exp/garnet:
// processor
module processor(a,b,instruction,clk,rst,y);
    input [31:0] a,b;
    input [31:0] instruction;
    input clk, rst;
    wire [31:0] rs1, rs2;
    output [31:0] y;
    wire [31:0] rd;
    wire [4:0] rs1_address, rs2_address, rd_address;
    wire [6:0] opcode, p;
    wire [2:0] func;
    wire [3:0] cs;
    instruction_decoder id(instruction,opcode,clk,p,func,rs1_address,rs2_address,rd_address);
    register_bank rg(a,b,rs1_address,rs2_address,rd_address,rd,rs1,rs2,rst,clk);
    controller cn(p,func,cs);
    alu ar(rs1,rs2,cs,rd,y);
endmodule
For scale: roughly 64 flip-flops, about 130 I/O pins, about 0.012 mm² of cells after synthesis.
make LEC_CHECK=0 ABC_AREA=1 CAP_MARGIN=20 CELL_PAD_IN_SITES_GLOBAL_PLACEMENT=1 CORE_MARGIN=2 CORE_UTILIZATION=39 CTS_CLUSTER_DIAMETER=389 CTS_CLUSTER_SIZE=100 SETUP_SLACK_MARGIN=-0.59 SLEW_MARGIN=20 TNS_END_PERCENT=25 finish   # period 7.0 ns
run.sh (not shown) runs the stock make flow with config.mk's settings and CLKGATE_MAP_FILE=.
exp/garnet finished all stages; the layout is clean.
The following lists how exp/ember was set up differently from exp/garnet:
Settings: clearing TNS_END_PERCENT, which used to be 25; swapping 39 for 58 in CORE_UTILIZATION; clearing CELL_PAD_IN_SITES_GLOBAL_PLACEMENT, which used to be 1; clearing CTS_CLUSTER_DIAMETER, which used to be 389; clearing ABC_AREA, which used to be 1; clearing SETUP_SLACK_MARGIN, which used to be -0.59; clearing CTS_CLUSTER_SIZE, which used to be 100; swapping 7.0 for 3.97 in the clock period (ns, I/O delays scaled along).
Findings:
- As the logs show, exp/ember stopped at global routing after a tool error, so it never reached the end of the flow.
- Measured against each other, exp/ember and exp/garnet differ in die span in y, the higher figure coming from exp/garnet.
- exp/ember: post-CTS setup repair buffer count higher than exp/garnet
- Compared exp/ember vs exp/garnet, and synthesized area is down in exp/ember.
- Re count of input and output buffers: no difference whatsoever between exp/garnet and exp/ember.
- Yosys stat cell total in exp/ember vs exp/garnet: down 36%
- Number of clock sinks came out exactly the same in exp/ember and exp/garnet.
- Compound-gate portion of the synthesized area, exp/ember and exp/garnet: larger value in exp/ember
- The multiplexer share of the synthesized area of exp/ember exceeds that of exp/garnet by 14 points.
> inputs changed (exp/ember -> exp/juniper)
Settings: putting TNS_END_PERCENT at 5 where nothing was set; putting SETUP_SLACK_MARGIN at 1.42 where nothing was set; swapping 3.97 for 4.91 in the clock period (ns, I/O delays scaled along).
## What came out
exp/juniper closes out successfully: all stages finished, all timing, DRC and antenna checks passed. Placed instance area for exp/juniper: about 12% down relative to exp/ember. From exp/juniper to exp/ember, share of cell area taken by muxes after synthesis did not move at all. Any difference in fraction of the mapped netlist area in adder cells between exp/ember and exp/juniper is small enough to ignore.
[inputs] exp/cedar vs exp/juniper
Settings: putting GPL_TIMING_DRIVEN at 1 where nothing was set; putting ABC_AREA at 0 where nothing was set; putting CTS_CLUSTER_DIAMETER at 42 where nothing was set; putting CORE_ASPECT_RATIO at 0.66 where nothing was set; swapping 1.42 for 0.74 in SETUP_SLACK_MARGIN; swapping 20 for 35 in SLEW_MARGIN; clearing TNS_END_PERCENT, which used to be 5; putting MAX_ROUTING_LAYER at met4 where nothing was set; putting GPL_ROUTABILITY_DRIVEN at 1 where nothing was set; swapping 4.91 for 4.39 in the clock period (ns, I/O delays scaled along).
Results
Measured against exp/juniper, the weighted congestion reported at the end of routability-driven placement of exp/cedar comes out at 1.15 times the reference value.
Taking exp/juniper as the reference point, the total placed cells including tap cells of exp/cedar rises by 136.
Across exp/cedar and exp/juniper, a clean result was obtained everywhere but in exp/cedar.
exp/cedar: aborted in global routing (tool error)
exp/cedar vs exp/juniper: die height down by more than 10%
Number of gates resized after cts ended up 740% higher on exp/cedar than on exp/juniper.
Area of the chip across exp/cedar and exp/juniper: no real change.

---

Starting RTL as in the previous note.
Settings: LEC_CHECK=0, CAP_MARGIN=20, CELL_PAD_IN_SITES_DETAIL_PLACEMENT=1, CORE_ASPECT_RATIO=0.67, CORE_MARGIN=7, CORE_UTILIZATION=40, GPL_ROUTABILITY_DRIVEN=1, HOLD_SLACK_MARGIN=-0.01, PLACE_DENSITY_LB_ADDON=0.09, SLEW_MARGIN=10, TNS_END_PERCENT=60; clock period 11.1 ns.
Next try:
==> flow/config.mk (replaced) <==
export PLATFORM = sky130hd
export DESIGN_NAME = processor
export DESIGN_NICKNAME = processor
export VERILOG_FILES = /design/flow/design.v
export SDC_FILE = /design/flow/constraint.sdc
export NUM_CORES = 4
export LEC_CHECK = 0
export CAP_MARGIN = 20
export CORE_MARGIN = 2
export CORE_UTILIZATION = 40
export CTS_CLUSTER_DIAMETER = 399
export CTS_CLUSTER_SIZE = 99
export SLEW_MARGIN = 20
export TNS_END_PERCENT = 15
==> flow/constraint.sdc (replaced) <==
create_clock -name core_clock -period 7.0 [get_ports {clk}]
set_input_delay 1.4000 -clock core_clock [delete_from_list [all_inputs] [get_ports {clk}]]
set_output_delay 1.4000 -clock core_clock [all_outputs]
set_load 0.01 [all_outputs]
Result:
- hold slack gets worse by 800 ps
- first-iteration DRC count grows by roughly a tenth
- non-clock buffer count grows by 22
- cell area grows slightly
- area after synthesis does not change
- utilization grows by 0.24 points
Next try:
--- a/flow/config.mk
+++ b/flow/config.mk
@@ -10,3 +10,2 @@
-export CORE_UTILIZATION = 40
-export CTS_CLUSTER_DIAMETER = 399
-export CTS_CLUSTER_SIZE = 99
+export CORE_UTILIZATION = 58
+export SETUP_SLACK_MARGIN = 1.03
@@ -14 +12,0 @@
-export TNS_END_PERCENT = 15
==> flow/constraint.sdc (replaced) <==
create_clock -name core_clock -period 3.52 [get_ports {clk}]
set_input_delay 0.7040 -clock core_clock [delete_from_list [all_inputs] [get_ports {clk}]]
set_output_delay 0.7040 -clock core_clock [all_outputs]
set_load 0.01 [all_outputs]
With this change the flow stopped in global routing.
Area after synthesis is unchanged.
Synthesized cell count is unchanged.
Die area is lower by 30%.
Next try:
--- a/flow/config.mk
+++ b/flow/config.mk
@@ -7,0 +8 @@
+export ABC_AREA = 1
@@ -10,2 +11,3 @@
-export CORE_UTILIZATION = 58
-export SETUP_SLACK_MARGIN = 1.03
+export CORE_UTILIZATION = 51
+export CTS_CLUSTER_DIAMETER = 202
+export CTS_CLUSTER_SIZE = 95
==> flow/constraint.sdc (replaced) <==
create_clock -name core_clock -period 3.3 [get_ports {clk}]
set_input_delay 0.6600 -clock core_clock [delete_from_list [all_inputs] [get_ports {clk}]]
set_output_delay 0.6600 -clock core_clock [all_outputs]
set_load 0.01 [all_outputs]
What happened: With this change the flow finished but fails on negative setup slack; synthesized cell count rises by 57%; synthesized area rises by 13%; die area rises by 28%.
Next try:
--- a/flow/config.mk
+++ b/flow/config.mk
@@ -9,0 +10 @@
+export CELL_PAD_IN_SITES_GLOBAL_PLACEMENT = 1
@@ -11,4 +12,6 @@
-export CORE_UTILIZATION = 51
-export CTS_CLUSTER_DIAMETER = 202
-export CTS_CLUSTER_SIZE = 95
-export SLEW_MARGIN = 20
+export CORE_UTILIZATION = 39
+export CTS_CLUSTER_DIAMETER = 355
+export CTS_CLUSTER_SIZE = 100
+export SETUP_SLACK_MARGIN = -0.59
+export SLEW_MARGIN = 0
+export TNS_END_PERCENT = 25
==> flow/constraint.sdc (replaced) <==
create_clock -name core_clock -period 7.0 [get_ports {clk}]
set_input_delay 1.4000 -clock core_clock [delete_from_list [all_inputs] [get_ports {clk}]]
set_output_delay 1.4000 -clock core_clock [all_outputs]
set_load 0.01 [all_outputs]
What happened: With this change the flow ran to the end with no violations. Worst hold slack improves by 730 ps. Final area drops by 25%. Wire length shrinks by 13%.

---

processor again, from the RTL that the note above started with.
export LEC_CHECK = 0
export CAP_MARGIN = 20
export CORE_MARGIN = 2
export CORE_UTILIZATION = 40
export SLEW_MARGIN = 20
create_clock -name core_clock -period 6.27 [get_ports {clk}]
Rerun with:
ABC_AREA = 1   (was default)
CORE_UTILIZATION = 72   (was 40)
CTS_CLUSTER_DIAMETER = 223   (was default)
MAX_ROUTING_LAYER = met4   (was default)
clock period = 4.55 ns   (was 6.27 ns; I/O delays follow)
Outcome: Now the flow finished with negative setup slack left. Setup slack got worse by 260 ps. Design area rose by about 9%. Non-clock buffer count fell by 13. Critical path depth fell by 2. Combinational power rose by about 45%. Final cell count rose by 37%. Sequential power rose by 39%. Via count rose by 44%. Total power rose by about 43%. Core utilization rose by 35 points. Sequential share of layout area fell by 1.3 points.
Rerun with:
CELL_PAD_IN_SITES_GLOBAL_PLACEMENT = 1   (was default)
CORE_ASPECT_RATIO = 0.5   (was default)
CORE_UTILIZATION = 39   (was 72)
CTS_CLUSTER_DIAMETER = 361   (was 223)
CTS_CLUSTER_SIZE = 100   (was default)
MAX_ROUTING_LAYER = default   (was met4)
TNS_END_PERCENT = 25   (was default)
clock period = 7.0 ns   (was 4.55 ns; I/O delays follow)
With this change the flow finished with timing, DRC and antenna clean.
Final area stays flat.
Synthesized cell count stays the same.
Cell count rises by 7.5%.

---

Starting RTL as in the previous note.
Settings: LEC_CHECK=0, CAP_MARGIN=20, CORE_MARGIN=2, CORE_UTILIZATION=40, SETUP_SLACK_MARGIN=0.94, SLEW_MARGIN=20; clock period 6.27 ns.
Then changed:
CORE_UTILIZATION = 55   (was 40)
CTS_CLUSTER_DIAMETER = 41   (was not set)
SETUP_SLACK_MARGIN = 0.74   (was 0.94)
TNS_END_PERCENT = 5   (was not set)
clock period = 4.47 ns   (was 6.27 ns; I/O delays follow)
=> This time the run reached the layout checks and failed them: setup timing. Sequential power grows by 41%. Combinational power grows by 65%. Worst setup slack got worse by 1.0 ns.
Then changed:
CELL_PAD_IN_SITES_DETAIL_PLACEMENT = 1   (was not set)
CORE_UTILIZATION = 40   (was 55)
CTS_CLUSTER_DIAMETER = not set   (was 41)
PLACE_DENSITY_LB_ADDON = 0.09   (was not set)
SETUP_SLACK_MARGIN = not set   (was 0.74)
SLEW_MARGIN = 35   (was 20)
TNS_END_PERCENT = 50   (was 5)
clock period = 7.0 ns   (was 4.47 ns; I/O delays follow)
What happened:
- Now the flow finished with timing, DRC and antenna clean
- first-iteration DRC count went down by 46%
- power decreases by 43%
- area after synthesis is unchanged
- worst setup slack is better by 0.52 ns
- worst hold slack gains 0.50 ns
- global-route usage drops by 11 points
Then changed:
CORE_ASPECT_RATIO = 0.67   (was not set)
CORE_MARGIN = 3   (was 2)
GPL_ROUTABILITY_DRIVEN = 0   (was not set)
SLEW_MARGIN = 10   (was 35)
TNS_END_PERCENT = 60   (was 50)
clock period = 11.1 ns   (was 7.0 ns; I/O delays follow)
What happened:
- The new run finished clean
- sequential share of layout area went up by 0.26 points
- global-route usage went down by 0.73 points
- die area went up by 2.5%
- cell area went down by 1.7%
- non-clock buffer count went down by 27
No activity file was given, so power comes from the tool's default toggle rates.
